Design BreakoutControl, start of the top module:
module BreakoutControl(clk_50, strt, rst, L, R, tick, color, pix_x, pix_y, ball_x, ball_y, pad_x, bricks, win, lose);
clock: 5.02 ns
lec_check: 0
cap_margin: 20
core_margin: 2
core_utilization: 59
slew_margin: 20
run.sh (not shown) runs the stock make flow with config.mk's settings and CLKGATE_MAP_FILE=.
Then changed:
- CORE_UTILIZATION: 59 -> 40
- clock period: 5.02 -> 4.75 ns (I/O delays scaled with it)
Outcome:
- The changed run completed with no timing, DRC or antenna violations
- global-route usage goes down by 9.8 points
- wire length goes up by 3.2%
- die area goes up by 46%
- register-to-register slack gets worse by 0.06 ns
- sequential power goes up by about 2%
Then changed:
- ABC_AREA: not set -> 1
- CORE_ASPECT_RATIO: not set -> 1.42
- CORE_UTILIZATION: 40 -> 72
- CTS_CLUSTER_DIAMETER: not set -> 366
- CTS_CLUSTER_SIZE: not set -> 10
- TNS_END_PERCENT: not set -> 5
- clock period: 4.75 -> 2.64 ns (I/O delays scaled with it)
This time the run produced a layout that fails on setup timing.
Clock skew stays flat.
First-iteration DRC count came out higher by well over a third.
Global-route usage came out higher by 24 points.
Power came out higher by well over a third.
Non-clock buffer count came out higher by 174.
Flip-flop count stays the same.
Routed wire length came out higher by a quarter to a third.
Die area came out lower by well over a third.

Setup of v6:
Starting RTL as in the previous note.
make LEC_CHECK=0 ABC_AREA=1 CAP_MARGIN=20 CORE_MARGIN=2 CORE_UTILIZATION=72 CTS_CLUSTER_DIAMETER=91 CTS_CLUSTER_SIZE=25 HOLD_SLACK_MARGIN=0.28 PLACE_DENSITY_LB_ADDON=0.26 SETUP_SLACK_MARGIN=0.77 SLEW_MARGIN=20 finish   # period 2.64 ns
5_1_grt: v6 exited with error
### v6 -> v54
# v6
export LEC_CHECK = 0
export ABC_AREA = 1
export CAP_MARGIN = 20
export CORE_MARGIN = 2
export CORE_UTILIZATION = 72
export CTS_CLUSTER_DIAMETER = 91
export CTS_CLUSTER_SIZE = 25
export HOLD_SLACK_MARGIN = 0.28
export PLACE_DENSITY_LB_ADDON = 0.26
export SETUP_SLACK_MARGIN = 0.77
export SLEW_MARGIN = 20
create_clock -name core_clock -period 2.64 [get_ports {clk_50}]
# v54
export LEC_CHECK = 0
export CAP_MARGIN = 20
export CORE_MARGIN = 2
export CORE_UTILIZATION = 64
export SLEW_MARGIN = 20
create_clock -name core_clock -period 4.99 [get_ports {clk_50}]
==> comparison <==
v54 completed every stage of the flow, and the final layout passed the timing, DRC and antenna checks.
Summary: with v6 as the reference, number of standard cells after synthesis in v54 moved down by more than 10%.
Summary of v54 over v6: summed standard-cell area reported by yosys lower, simple-gate portion of the synthesized area down 8.7 points, area of the core increased about 6.4%, post-placement cell area went down 13%.
| number of buffers inserted for hold repair after clock tree synthesis | v54 vs v6 | 1 lower |
[inputs] v39 vs v54
# v54
export LEC_CHECK = 0
export CAP_MARGIN = 20
export CORE_MARGIN = 2
export CORE_UTILIZATION = 64
export SLEW_MARGIN = 20
create_clock -name core_clock -period 4.99 [get_ports {clk_50}]
# v39
export LEC_CHECK = 0
export CAP_MARGIN = 20
export CORE_MARGIN = 2
export CORE_UTILIZATION = 59
export CTS_CLUSTER_SIZE = 41
export SETUP_SLACK_MARGIN = -0.65
export SLEW_MARGIN = 20
create_clock -name core_clock -period 6.76 [get_ports {clk_50}]
Notes after the runs:
v54 → v39: post-route worst hold slack higher, maximum frequency from static timing analysis higher, utilization lower, routed via count lower.
The inputs of v56 differ from those of v39 as listed below.
# v39
export LEC_CHECK = 0
export CAP_MARGIN = 20
export CORE_MARGIN = 2
export CORE_UTILIZATION = 59
export CTS_CLUSTER_SIZE = 41
export SETUP_SLACK_MARGIN = -0.65
export SLEW_MARGIN = 20
create_clock -name core_clock -period 6.76 [get_ports {clk_50}]
# v56
export LEC_CHECK = 0
export CAP_MARGIN = 20
export CORE_MARGIN = 2
export CORE_UTILIZATION = 70
export CTS_CLUSTER_SIZE = 25
export SLEW_MARGIN = 20
create_clock -name core_clock -period 3.81 [get_ports {clk_50}]
### Flow results
Power consumed by the clock network of v56 exceeds that of v39 by more than half. Run comparison: v39 uppermost layer routed met5; v56 uppermost layer routed met4. v56 against v39; floorplan die area is down by more than 10%. Relative to v39, the count of clock-buffer cells in the layout of v56 is higher by 2. Wire: v56 routes more than v39. Number of design-rule violations left by the first detailed-router iteration, v39 and v56: larger value in v56. Path length in cells of the critical path in v56 vs v39: down 1. The lower final critical-path setup slack came out of v56. Taking v39 as the reference point, the data required time at the worst endpoint of v56 falls by 2.96 ns. Going from v39 to v56, met1 track demand over resource went up 7.8 points, combinational group share of total power picked up an extra 6.2 points.
Input changes introduced in v44 (baseline for comparison: v56):
# v56
export LEC_CHECK = 0
export CAP_MARGIN = 20
export CORE_MARGIN = 2
export CORE_UTILIZATION = 70
export CTS_CLUSTER_SIZE = 25
export SLEW_MARGIN = 20
create_clock -name core_clock -period 3.81 [get_ports {clk_50}]
# v44
export LEC_CHECK = 0
export CAP_MARGIN = 20
export CORE_MARGIN = 2
export CORE_UTILIZATION = 68
export SLEW_MARGIN = 20
create_clock -name core_clock -period 6.76 [get_ports {clk_50}]
Summary — wire length on met2, v44 relative to v56: lower, by 6.2%. Sum of negative setup slack: v44 vs v56 identical. Lower met3 demand-to-capacity share in global routing goes to v44 over v56. | global-route wire length before repair | v44 vs v56 | better |. The met2 demand-to-capacity share in global routing reported for v44 is smaller than that of v56 by 5.1 points. Compared to v56, v44 shows a wider setup margin. Max routed length on met3 across v44 and v56: v56. Looking only at total detailed-routing wirelength, and setting everything else aside, the higher value of v44 and v56 goes to v56. Against v56, v44 reports a clock network power that is lower.

BreakoutControl again, from the RTL that the note above started with.
==> flow/design.v (excerpt) <==
module BreakoutControl(clk_50, strt, rst, L, R, tick, color, pix_x, pix_y, ball_x, ball_y, pad_x, bricks, win, lose);
clock: 8.2 ns
lec_check: 0
cap_margin: 20
core_aspect_ratio: 1.93
core_margin: 8
core_utilization: 35
gpl_routability_driven: 0
gpl_timing_driven: 1
hold_slack_margin: 0.22
place_density: 0.65
slew_margin: 40
Rerun with:
ABC_AREA = 1   (was unset)
CORE_ASPECT_RATIO = unset   (was 1.93)
CORE_MARGIN = 2   (was 8)
CORE_UTILIZATION = 72   (was 35)
CTS_CLUSTER_DIAMETER = 62   (was unset)
CTS_CLUSTER_SIZE = 14   (was unset)
GPL_ROUTABILITY_DRIVEN = unset   (was 0)
GPL_TIMING_DRIVEN = unset   (was 1)
HOLD_SLACK_MARGIN = unset   (was 0.22)
PLACE_DENSITY = unset   (was 0.65)
PLACE_DENSITY_LB_ADDON = 0.26   (was unset)
SLEW_MARGIN = 20   (was 40)
clock period = 2.64 ns   (was 8.2 ns; I/O delays follow)
After rerunning: With this change the flow finished but fails on negative setup slack; routed wire length increases by about a fifth; setup slack is worse by 4800 ps; critical path depth increases by 5; global-route usage increases by 29 points; fmax increases by about a fifth; cell area increases by about a fifth; worst hold slack is worse by 44 ps; area after synthesis increases by a few percent; power increases to 3.8 times its value; die area decreases by well over a third.
Rerun with:
CAP_MARGIN = 10   (was 20)
CTS_CLUSTER_DIAMETER = 55   (was 62)
CTS_CLUSTER_SIZE = 41   (was 14)
GPL_ROUTABILITY_DRIVEN = 0   (was unset)
HOLD_SLACK_MARGIN = -0.07   (was unset)
MAX_ROUTING_LAYER = met5   (was unset)
PLACE_DENSITY = 0.42   (was unset)
PLACE_DENSITY_LB_ADDON = unset   (was 0.26)
SETUP_SLACK_MARGIN = -0.12   (was unset)
=>
- The new run completed, yet does not pass: negative hold slack, negative setup slack
- fmax rose by about a fifth
- non-clock buffer count fell by 39
- design area fell by a few percent
Rerun with:
ABC_AREA = unset   (was 1)
CORE_UTILIZATION = 55   (was 72)
CTS_CLUSTER_DIAMETER = unset   (was 55)
HOLD_SLACK_MARGIN = unset   (was -0.07)
PLACE_DENSITY = unset   (was 0.42)
PLACE_DENSITY_LB_ADDON = 0.04   (was unset)
SETUP_SLACK_MARGIN = 0.48   (was -0.12)
clock period = 2.94 ns   (was 2.64 ns; I/O delays follow)
=>
- This time the run ran to the end with violations: negative setup slack
- setup slack improved by 320 ps
- final area is higher by 6.1%
- die area increases by 23%
- wire length falls by 2.0%
- global-route usage decreases by 10 points
- worst hold slack is better by 360 ps
- total power rises by 7.2%
Rerun with:
ABC_AREA = 1   (was unset)
CORE_UTILIZATION = 72   (was 55)
CTS_CLUSTER_DIAMETER = 204   (was unset)
MAX_ROUTING_LAYER = met4   (was met5)
PLACE_DENSITY_LB_ADDON = 0.01   (was 0.04)
SETUP_SLACK_MARGIN = 0.76   (was 0.48)
clock period = 2.64 ns   (was 2.94 ns; I/O delays follow)
Outcome: This time the run failed in global routing (5_1_grt) (GRT-0232). Synthesized cell count goes up by a quarter to a third. Die area went down by about a fifth. Area after synthesis goes up by a few percent.
Rerun with:
ABC_AREA = unset   (was 1)
CAP_MARGIN = 20   (was 10)
CTS_CLUSTER_DIAMETER = 30   (was 204)
CTS_CLUSTER_SIZE = 26   (was 41)
GPL_ROUTABILITY_DRIVEN = unset   (was 0)
MAX_ROUTING_LAYER = unset   (was met4)
PLACE_DENSITY_LB_ADDON = unset   (was 0.01)
SETUP_SLACK_MARGIN = unset   (was 0.76)
clock period = 3.4 ns   (was 2.64 ns; I/O delays follow)
After rerunning: This time the run ran to the end with violations: negative setup slack; die size drops by 5.7%; synthesized cell count decreases by 21%; synthesized area decreases by 5.8%.

Starting RTL as in the previous note.
## BreakoutControl
module BreakoutControl(clk_50, strt, rst, L, R, tick, color, pix_x, pix_y, ball_x, ball_y, pad_x, bricks, win, lose);
input clk_50;
input strt, rst, L, R;
input tick;
output [2:0] color;
output [8:0] pix_x;
output [7:0] pix_y;
output [9:0] ball_x;
output [9:0] ball_y;
output [9:0] pad_x;
output [15:0] bricks;
output win, lose;
parameter 
Start = 4'd0,
Play = 4'd1,
Win = 4'd2,
Lose = 4'd3,
block1x = 10'd1,
block1y = 10'd50,
block2x = 10'd41,
block2y = 10'd50,
block3x = 10'd81,
block3y = 10'd50,
block4x = 10'd121,
block4y = 10'd50,
block5x = 10'd161,
block5y = 10'd50,
block6x = 10'd201,
block6y = 10'd50,
block7x = 10'd241,
block7y = 10'd50,
block8x = 10'd281,
block8y = 10'd50,
block9x = 10'd1,
block9y = 10'd19,
block10x = 10'd41,
block10y = 10'd19,
block11x = 10'd81,
block11y = 10'd19,
block12x = 10'd121,
block12y = 10'd19,
block13x = 10'd161,
block13y = 10'd19,
block14x = 10'd201,
block14y = 10'd19,
block15x = 10'd241,
block15y = 10'd19,
block16x = 10'd281,
block16y = 10'd19;
wire [2:0] color;
reg [3:0] S,NS;
reg W, done, start_state, ph25; 
reg [9:0] x, y;
wire [9:0] ballx, bally, padx, pady;
wire [2:0] PadAng;
wire padcol, topbotcol, LRcol, topbotcol2, LRcol2, topbotcol3, LRcol3, topbotcol4, LRcol4, topbotcol5, LRcol5, topbotcol6, LRcol6, topbotcol7, LRcol7, topbotcol8, LRcol8, topbotcol9, LRcol9, topbotcol10, LRcol10, topbotcol11, LRcol11, topbotcol12, LRcol12, topbotcol13, LRcol13, topbotcol14, LRcol14, topbotcol15, LRcol15, topbotcol16, LRcol16, ceilingcol, walcol, Lo;
wire Hit1, Hit2, Hit3, Hit4, Hit5, Hit6, Hit7, Hit8, Hit9, Hit10, Hit11, Hit12, Hit13, Hit14, Hit15, Hit16;
wire clk60;
assign clk60 = tick;
Paddlemove pad(rst, clk_50, clk60, L, R, strt, ballx, bally, padx, pady, padcol, PadAng);
Block blk1(clk_50, clk60, rst, strt, ballx, bally, block1x, block1y, Hit1, topbotcol, LRcol);
Block blk2(clk_50, clk60, rst, strt, ballx, bally, block2x, block2y, Hit2, topbotcol2, LRcol2);
Block blk3(clk_50, clk60, rst, strt, ballx, bally, block3x, block3y, Hit3, topbotcol3, LRcol3);
Block blk4(clk_50, clk60, rst, strt, ballx, bally, block4x, block4y, Hit4, topbotcol4, LRcol4);
  ...
Settings: LEC_CHECK=0, ABC_AREA=1, CAP_MARGIN=5, CELL_PAD_IN_SITES_GLOBAL_PLACEMENT=2, CORE_ASPECT_RATIO=1.8, CORE_MARGIN=2, CORE_UTILIZATION=33, CTS_CLUSTER_SIZE=83, GPL_ROUTABILITY_DRIVEN=1, MIN_ROUTING_LAYER=met2, PLACE_DENSITY_LB_ADDON=0.06, SLEW_MARGIN=0, TNS_END_PERCENT=60; clock period 5.13 ns.
Edit:
- CAP_MARGIN: 5 -> 20
- CELL_PAD_IN_SITES_GLOBAL_PLACEMENT: 2 -> not set
- CORE_ASPECT_RATIO: 1.8 -> not set
- CORE_UTILIZATION: 33 -> 40
- CTS_CLUSTER_SIZE: 83 -> not set
- GPL_ROUTABILITY_DRIVEN: 1 -> not set
- MIN_ROUTING_LAYER: met2 -> not set
- PLACE_DENSITY_LB_ADDON: 0.06 -> not set
- SLEW_MARGIN: 0 -> 15
- TNS_END_PERCENT: 60 -> not set
- clock period: 5.13 -> 10.0 ns (I/O delays scaled with it)
First-iteration DRC count goes down by 66%.
Routed wire length drops by 25%.
Cell area goes down by 0.83%.
Setup slack improves by 4500 ps.
Combinational power fell by 55%.
Non-clock buffer count goes down by 13.
Edit:
- ABC_AREA: 1 -> not set
- CORE_UTILIZATION: 40 -> 54
- SLEW_MARGIN: 15 -> 20
- clock period: 10.0 -> 4.75 ns (I/O delays scaled with it)
After rerunning: Routed wire length shrinks by roughly a tenth. Power went up by well over a third. Setup slack gets worse by 5400 ps. Sequential power rose by well over a third. Sequential share of layout area went up by 1.6 points. Design area went down by a few percent. Via count is lower by roughly a tenth. Count of clock-buffer cells in the layout is lower by 5.
No activity file was given, so power comes from the tool's default toggle rates.
